Setup of v54:
==> flow/design.v (excerpt) <==
module execute
#(
	parameter [31:0] RESET = 32'h0000_0000
)
(
	input clk,
	input reset,
	input  [31:0] reg_rdata1,
	input  [31:0] reg_rdata2,
	input  [31:0] execute_imm,
	input  [31:0] pc,
	input  [31:0] fetch_pc,
	input     	immediate_sel,
	input     	mem_write,
	input     	jal,
	input     	jalr,
	input     	lui,
	input     	alu,
	input     	branch,
	input     	arithsubtype,
	input     	mem_to_reg,
	input     	stall_read,
	input  [4:0]  dest_reg_sel,
	input  [2:0]  alu_op,
	input  [1:0]  dmem_raddr,
	input     	wb_branch_i,
	input     	wb_branch_nxt_i,
	output [31:0] alu_operand1,
	output [31:0] alu_operand2,
	output [31:0] write_address,
	output    	branch_stall,
	output reg [31:0] next_pc,
	output reg    	branch_taken,
	output [31:0] wb_result,
	output    	wb_mem_write,
	output    	wb_alu_to_reg,
	output [4:0]  wb_dest_reg_sel,
	output    	wb_branch,
	output    	wb_branch_nxt,
	output    	wb_mem_to_reg,
	output [1:0]  wb_read_address,
	output [2:0]  mem_alu_operation
);
localparam  [31: 0] NOP        = 32'h0000_0013;      
localparam  [ 6: 0] LUI     = 7'b0110111,         
                    JAL     = 7'b1101111,         
                    JALR    = 7'b1100111,         
                    BRANCH  = 7'b1100011,         
                    LOAD    = 7'b0000011,         
                    STORE   = 7'b0100011,         
                    ARITHI  = 7'b0010011,         
                    ARITHR  = 7'b0110011;         
localparam  [ 2: 0] BEQ     = 3'b000,
                    BNE     = 3'b001,
                    BLT     = 3'b100,
                    BGE     = 3'b101,
                    BLTU    = 3'b110,
                    BGEU    = 3'b111;
localparam  [ 2: 0] LB      = 3'b000,
                    LH      = 3'b001,
                    LW      = 3'b010,
                    LBU     = 3'b100,
                    LHU     = 3'b101;
localparam  [ 2: 0] SB      = 3'b000,
                    SH      = 3'b001,
  ...
Settings: LEC_CHECK=0, ABC_AREA=1, CAP_MARGIN=20, CELL_PAD_IN_SITES_DETAIL_PLACEMENT=1, CORE_MARGIN=2, CORE_UTILIZATION=24, CTS_CLUSTER_SIZE=35, MIN_ROUTING_LAYER=met2, SLEW_MARGIN=20; clock period 10.7 ns.
run.sh (not shown) runs the stock make flow with config.mk's settings and CLKGATE_MAP_FILE=.
The flow for v54 finished, though final verification flagged capacitance limit, slew limit.
Setup changes, v54 to v36
Settings: CORE_UTILIZATION now 40, was 24; MIN_ROUTING_LAYER no longer set, was met2; ABC_AREA no longer set, was 1; CTS_CLUSTER_SIZE no longer set, was 35; CELL_PAD_IN_SITES_DETAIL_PLACEMENT no longer set, was 1; the clock period (ns, I/O delays scaled along) now 12.0, was 10.7.
Notes after the runs:
What the final checks of v54 revealed, after a flow that finished every stage, was a layout that fails on capacitance limit, slew limit. The flow did not stop early for v36: all stages ran, and the layout cleared the timing, design-rule and antenna checks. v54 leaves less setup margin than v36. Cmp v36 vs v54: die area lower in v36. [compare] base=v54 new=v36: area fraction in xor and xnor cells went up, net switching power figure decreased by 28% relative to the old numbers, non-clock buffer count saw an increase, utilization shows an increase of 20 points. Comparing v54 and v36, sequential group share of total power is lower on v54. v54 -> v36: number of vias after detailed routing decreased by more than a quarter. Against v54, v36 reports a internal power of the cells that is lower. Between v54 and v36, the fraction of the yosys area taken by sequential cells is lower for v54. Share of the clock period used by the worst path in v36 is 3.4 points below v54.
Setup changes, v36 to v53
Settings: swapping 2 for 10 in CORE_MARGIN; putting MAX_ROUTING_LAYER at met4 where nothing was set; putting GPL_TIMING_DRIVEN at 0 where nothing was set; swapping 12.0 for 7.89 in the clock period (ns, I/O delays scaled along).
### Flow results
- v53 -> stages 100% | layout checks FAIL | setup timing
- Delta (v53 minus v36): combinational fraction of design power went up 3.2 points, share of total power in the clock network went down 1.8 points.
- In the reports for v36 and v53, the larger total negative slack belongs to v36.
- Compared with v36, combinational power in v53 increased by more than half.
- v53 vs. v36: number of setup violations in the final report grew by 32, area taken by multi-input logic gates grew by 10%, die area grew by 7200 um2, overall fraction of global-route tracks in use grew by 3.2 points.
- Between v36 and v53, the data required time at the worst endpoint is lower for v53.
- Utilization v36 -> v53: up
- Post-detailed-placement half-perimeter wirelength is higher on v53
Changes in v30 relative to v53:
Settings: CELL_PAD_IN_SITES_GLOBAL_PLACEMENT now 1, previously not set; SLEW_MARGIN now 30, was 20; HOLD_SLACK_MARGIN now 0.01, previously not set; MIN_ROUTING_LAYER now met2, previously not set; SETUP_SLACK_MARGIN now 2.1, previously not set; CORE_MARGIN now 7, was 10.
[summary]
- Detailed placement HPWL improves in v30 relative to v53.
- v53 → v30: die area -about 5%; starting density of the core ~0 delta.
- v30 did not make it past global routing, where a tool error ended it.
- v53 → v30: total cell area reported by yosys after synthesis held, placed cell area went up 1.3%.
The following lists how v28 was set up differently from v30:
Settings: CORE_MARGIN now 2, was 7; SETUP_SLACK_MARGIN no longer set, was 2.1; CTS_CLUSTER_SIZE now 15, previously not set; MAX_ROUTING_LAYER no longer set, was met4; MIN_ROUTING_LAYER no longer set, was met2; SLEW_MARGIN now 20, was 30; GPL_TIMING_DRIVEN no longer set, was 0; CELL_PAD_IN_SITES_GLOBAL_PLACEMENT no longer set, was 1; HOLD_SLACK_MARGIN no longer set, was 0.01; CORE_ASPECT_RATIO now 1.05, previously not set; CORE_UTILIZATION now 35, was 40; the clock period (ns, I/O delays scaled along) now 12.0, was 7.89.
Findings:
Fraction of the mapped netlist area in simple logic gates across v28 and v30: no real change. v30 and v28: one clean run, v28; the rest did not finish clean. Going from v30 to v28, core footprint moved up, overall die height went up, instance count after placement with tap cells included lost 31, setup fix buffers added after clock tree synthesis down 138, worst-case setup slack after placement saw an increase. In the reports for v28 and v30, the smaller post-detailed-placement cell area belongs to v28.
> inputs changed (v28 -> v44)
Settings: CORE_UTILIZATION changed from 35 to 40; CTS_CLUSTER_DIAMETER newly set to 350; CELL_PAD_IN_SITES_GLOBAL_PLACEMENT newly set to 0; TNS_END_PERCENT newly set to 10; CORE_ASPECT_RATIO changed from 1.05 to 0.5; PLACE_DENSITY_LB_ADDON newly set to 0.29; CTS_CLUSTER_SIZE changed from 15 to 56.
Findings:
- v44: PASS, flow complete, no timing, DRC or antenna violations
- Number of cells after detailed placement delta for v44 relative to v28: 66 lower
- Re depth of the most critical reg-to-reg path: v44 and v28 aren't equal, and the lower value belongs to v28.
- Number of gates on the worst path with buffers counted, v44 and v28: smaller value in v28
- Maximum frequency is higher on v44
- The run with more setup slack is v44; v28 has less.
- ~same flip-flop and latch share of the layout cell area in v44 and v28
- In the reports for v44 and v28, the smaller non-clock buffer count belongs to v44.

## run 1
execute again, from the RTL that the note above started with.
Settings: LEC_CHECK=0, ABC_AREA=1, CAP_MARGIN=0, CORE_MARGIN=2, CORE_UTILIZATION=72, CTS_CLUSTER_DIAMETER=361, CTS_CLUSTER_SIZE=15, GPL_ROUTABILITY_DRIVEN=0, PLACE_DENSITY_LB_ADDON=0.01, SETUP_SLACK_MARGIN=1.94, SLEW_MARGIN=20; clock period 6.86 ns.
Run 1 terminated abnormally: global placement (3_3_place_gp) reported FLW-0024.
Inputs modified between run 1 and run 2:
# run 1
export LEC_CHECK = 0
export ABC_AREA = 1
export CAP_MARGIN = 0
export CORE_MARGIN = 2
export CORE_UTILIZATION = 72
export CTS_CLUSTER_DIAMETER = 361
export CTS_CLUSTER_SIZE = 15
export GPL_ROUTABILITY_DRIVEN = 0
export PLACE_DENSITY_LB_ADDON = 0.01
export SETUP_SLACK_MARGIN = 1.94
export SLEW_MARGIN = 20
create_clock -name core_clock -period 6.86 [get_ports {clk}]
# run 2
export LEC_CHECK = 0
export CAP_MARGIN = 20
export CELL_PAD_IN_SITES_GLOBAL_PLACEMENT = 2
export CORE_ASPECT_RATIO = 0.5
export CORE_MARGIN = 9
export CORE_UTILIZATION = 40
export CTS_CLUSTER_DIAMETER = 350
export CTS_CLUSTER_SIZE = 56
export PLACE_DENSITY_LB_ADDON = 0.29
export SETUP_SLACK_MARGIN = -1.2
export SLEW_MARGIN = 20
export TNS_END_PERCENT = 10
create_clock -name core_clock -period 12.0 [get_ports {clk}]
### Flow results
Of run 2 and run 1, only run 1 never reached the final stage.
Run 1 got as far as global placement (3_3_place_gp), where a tool error ended the run.
Compared with run 1, run 2 shows a higher parity-gate share of the synthesized area counting xor and xnor cells.
Taking run 1 as the reference, in run 2 adder and majority cell fraction of the synthesized area has increased; total cell area reported by yosys after synthesis now sits lower; vertical die size +0.34%; area fraction in compound gates rose 11 points.
Across both runs, cell total in the yosys stat output was lower for run 2 than for run 1.
For post-synthesis area per instance, dividing the value from run 1 by the value from run 2 gives 0.78.
In the reports for run 2 and run 1, the larger total die area belongs to run 2.
Between run 2 and run 1, the post-synthesis simple-gate area fraction is higher for run 1.

Setup of v51:
Starting RTL as in the previous note.
## execute
module execute
#(
	parameter [31:0] RESET = 32'h0000_0000
)
(
	input clk,
	input reset,
	input  [31:0] reg_rdata1,
	input  [31:0] reg_rdata2,
	input  [31:0] execute_imm,
	input  [31:0] pc,
	input  [31:0] fetch_pc,
	input     	immediate_sel,
	input     	mem_write,
	input     	jal,
	input     	jalr,
	input     	lui,
	input     	alu,
	input     	branch,
	input     	arithsubtype,
	input     	mem_to_reg,
	input     	stall_read,
	input  [4:0]  dest_reg_sel,
	input  [2:0]  alu_op,
	input  [1:0]  dmem_raddr,
	input     	wb_branch_i,
	input     	wb_branch_nxt_i,
	output [31:0] alu_operand1,
	output [31:0] alu_operand2,
	output [31:0] write_address,
	output    	branch_stall,
	output reg [31:0] next_pc,
	output reg    	branch_taken,
	output [31:0] wb_result,
	output    	wb_mem_write,
	output    	wb_alu_to_reg,
	output [4:0]  wb_dest_reg_sel,
	output    	wb_branch,
	output    	wb_branch_nxt,
	output    	wb_mem_to_reg,
	output [1:0]  wb_read_address,
	output [2:0]  mem_alu_operation
);
localparam  [31: 0] NOP        = 32'h0000_0013;      
localparam  [ 6: 0] LUI     = 7'b0110111,         
                    JAL     = 7'b1101111,         
                    JALR    = 7'b1100111,         
                    BRANCH  = 7'b1100011,         
                    LOAD    = 7'b0000011,         
                    STORE   = 7'b0100011,         
                    ARITHI  = 7'b0010011,         
                    ARITHR  = 7'b0110011;         
localparam  [ 2: 0] BEQ     = 3'b000,
                    BNE     = 3'b001,
                    BLT     = 3'b100,
  ...
Settings: LEC_CHECK=0, ABC_AREA=1, CAP_MARGIN=20, CORE_MARGIN=2, CORE_UTILIZATION=72, CTS_CLUSTER_DIAMETER=361, CTS_CLUSTER_SIZE=15, GPL_ROUTABILITY_DRIVEN=0, PLACE_DENSITY_LB_ADDON=0.01, SLEW_MARGIN=20; clock period 5.46 ns.
global placement: v51 exited with error
For v9, these inputs were changed with respect to v51:
==> flow/config.mk <==
export PLATFORM = sky130hd
export DESIGN_NAME = execute
export DESIGN_NICKNAME = execute
export VERILOG_FILES = /design/flow/design.v
export SDC_FILE = /design/flow/constraint.sdc
export NUM_CORES = 4
export LEC_CHECK = 0
export CAP_MARGIN = 20
export CELL_PAD_IN_SITES_GLOBAL_PLACEMENT = 3
export CORE_ASPECT_RATIO = 1.05
export CORE_MARGIN = 8
export CORE_UTILIZATION = 35
export CTS_CLUSTER_DIAMETER = 226
export CTS_CLUSTER_SIZE = 54
export PLACE_DENSITY_LB_ADDON = 0.29
export SLEW_MARGIN = 20
export TNS_END_PERCENT = 10
==> flow/constraint.sdc <==
create_clock -name core_clock -period 12.0 [get_ports {clk}]
set_input_delay 2.4000 -clock core_clock [delete_from_list [all_inputs] [get_ports {clk}]]
set_output_delay 2.4000 -clock core_clock [all_outputs]
set_load 0.01 [all_outputs]
==> comparison <==
v9: done, clean on timing, DRC and antenna. v9 vs. v51: summed instance area of the synthesized netlist decreased about 6.4%; vertical extent of the die increased by about 50% relative to the old numbers; overall die area shows an increase of about 110%; synthesized cell count saw a decrease; post-synthesis chip area from yosys fell by 6.4%.
The following lists how v37 was set up differently from v9:
==> flow/config.mk <==
export PLATFORM = sky130hd
export DESIGN_NAME = execute
export DESIGN_NICKNAME = execute
export VERILOG_FILES = /design/flow/design.v
export SDC_FILE = /design/flow/constraint.sdc
export NUM_CORES = 4
export LEC_CHECK = 0
export CAP_MARGIN = 20
export CORE_MARGIN = 2
export CORE_UTILIZATION = 40
export SLEW_MARGIN = 20
==> flow/constraint.sdc <==
create_clock -name core_clock -period 11.5 [get_ports {clk}]
set_input_delay 2.3000 -clock core_clock [delete_from_list [all_inputs] [get_ports {clk}]]
set_output_delay 2.3000 -clock core_clock [all_outputs]
set_load 0.01 [all_outputs]
[summary]
- v37 vs v9 — slew at the pin closest to its max-slew limit dropped 0.085 ns.
- Changes observed in v37 relative to v9: number of iterations in the first detailed-routing pass shows a reduction of 2, met3 track utilization from global routing increased by 5.0 points relative to the old numbers, cell area after layout climbed about 0.9%, global-route met2 utilization went up 15 points, setup skew after layout barely changed.
- Layout net count delta for v37 relative to v9: 1.3% higher
- Delta (v37 minus v9): placed instance area up 1.1%; data required time of the critical path lost 0.40 ns; global-route total usage across every layer +9.9 points.
For v14, these inputs were changed with respect to v37:
diff --git a/flow/config.mk b/flow/config.mk
--- a/flow/config.mk
+++ b/flow/config.mk
@@ -7,5 +7,9 @@
 export LEC_CHECK = 0
+export ABC_AREA = 1
 export CAP_MARGIN = 20
 export CORE_MARGIN = 2
-export CORE_UTILIZATION = 40
+export CORE_UTILIZATION = 72
+export CTS_CLUSTER_DIAMETER = 361
+export CTS_CLUSTER_SIZE = 16
+export PLACE_DENSITY_LB_ADDON = 0.01
 export SLEW_MARGIN = 20
==> flow/constraint.sdc <==
create_clock -name core_clock -period 5.46 [get_ports {clk}]
set_input_delay 1.0920 -clock core_clock [delete_from_list [all_inputs] [get_ports {clk}]]
set_output_delay 1.0920 -clock core_clock [all_outputs]
set_load 0.01 [all_outputs]
--- outcome ---
In summary, v37 completed successfully, with a layout that passed the timing, design-rule and antenna checks.
v14 failed in global placement with FLW-0024.
On area inside the core boundary: between v14 and v37, it ends up lower for v14.
Compared with v37, in v14 post-synth area from yosys stat went up about 7%, count of different cell masters after synthesis went down 47, die size went down 19000 um^2, number of standard cells after synthesis went up 972, horizontal extent of the die went down 23%.
Taking v37 as 1.0, v14 lands at 0.78 on synthesized area divided by synthesized cell count.
Compared with v37, v14 shows a higher starting density of the core.
| synthesized area | v14 vs v37 | worse |
Going from v37 to v14, share of synthesized cell area in and, or, nand and nor gates grows by 16 points.
No activity file was given, so power comes from the tool's default toggle rates.
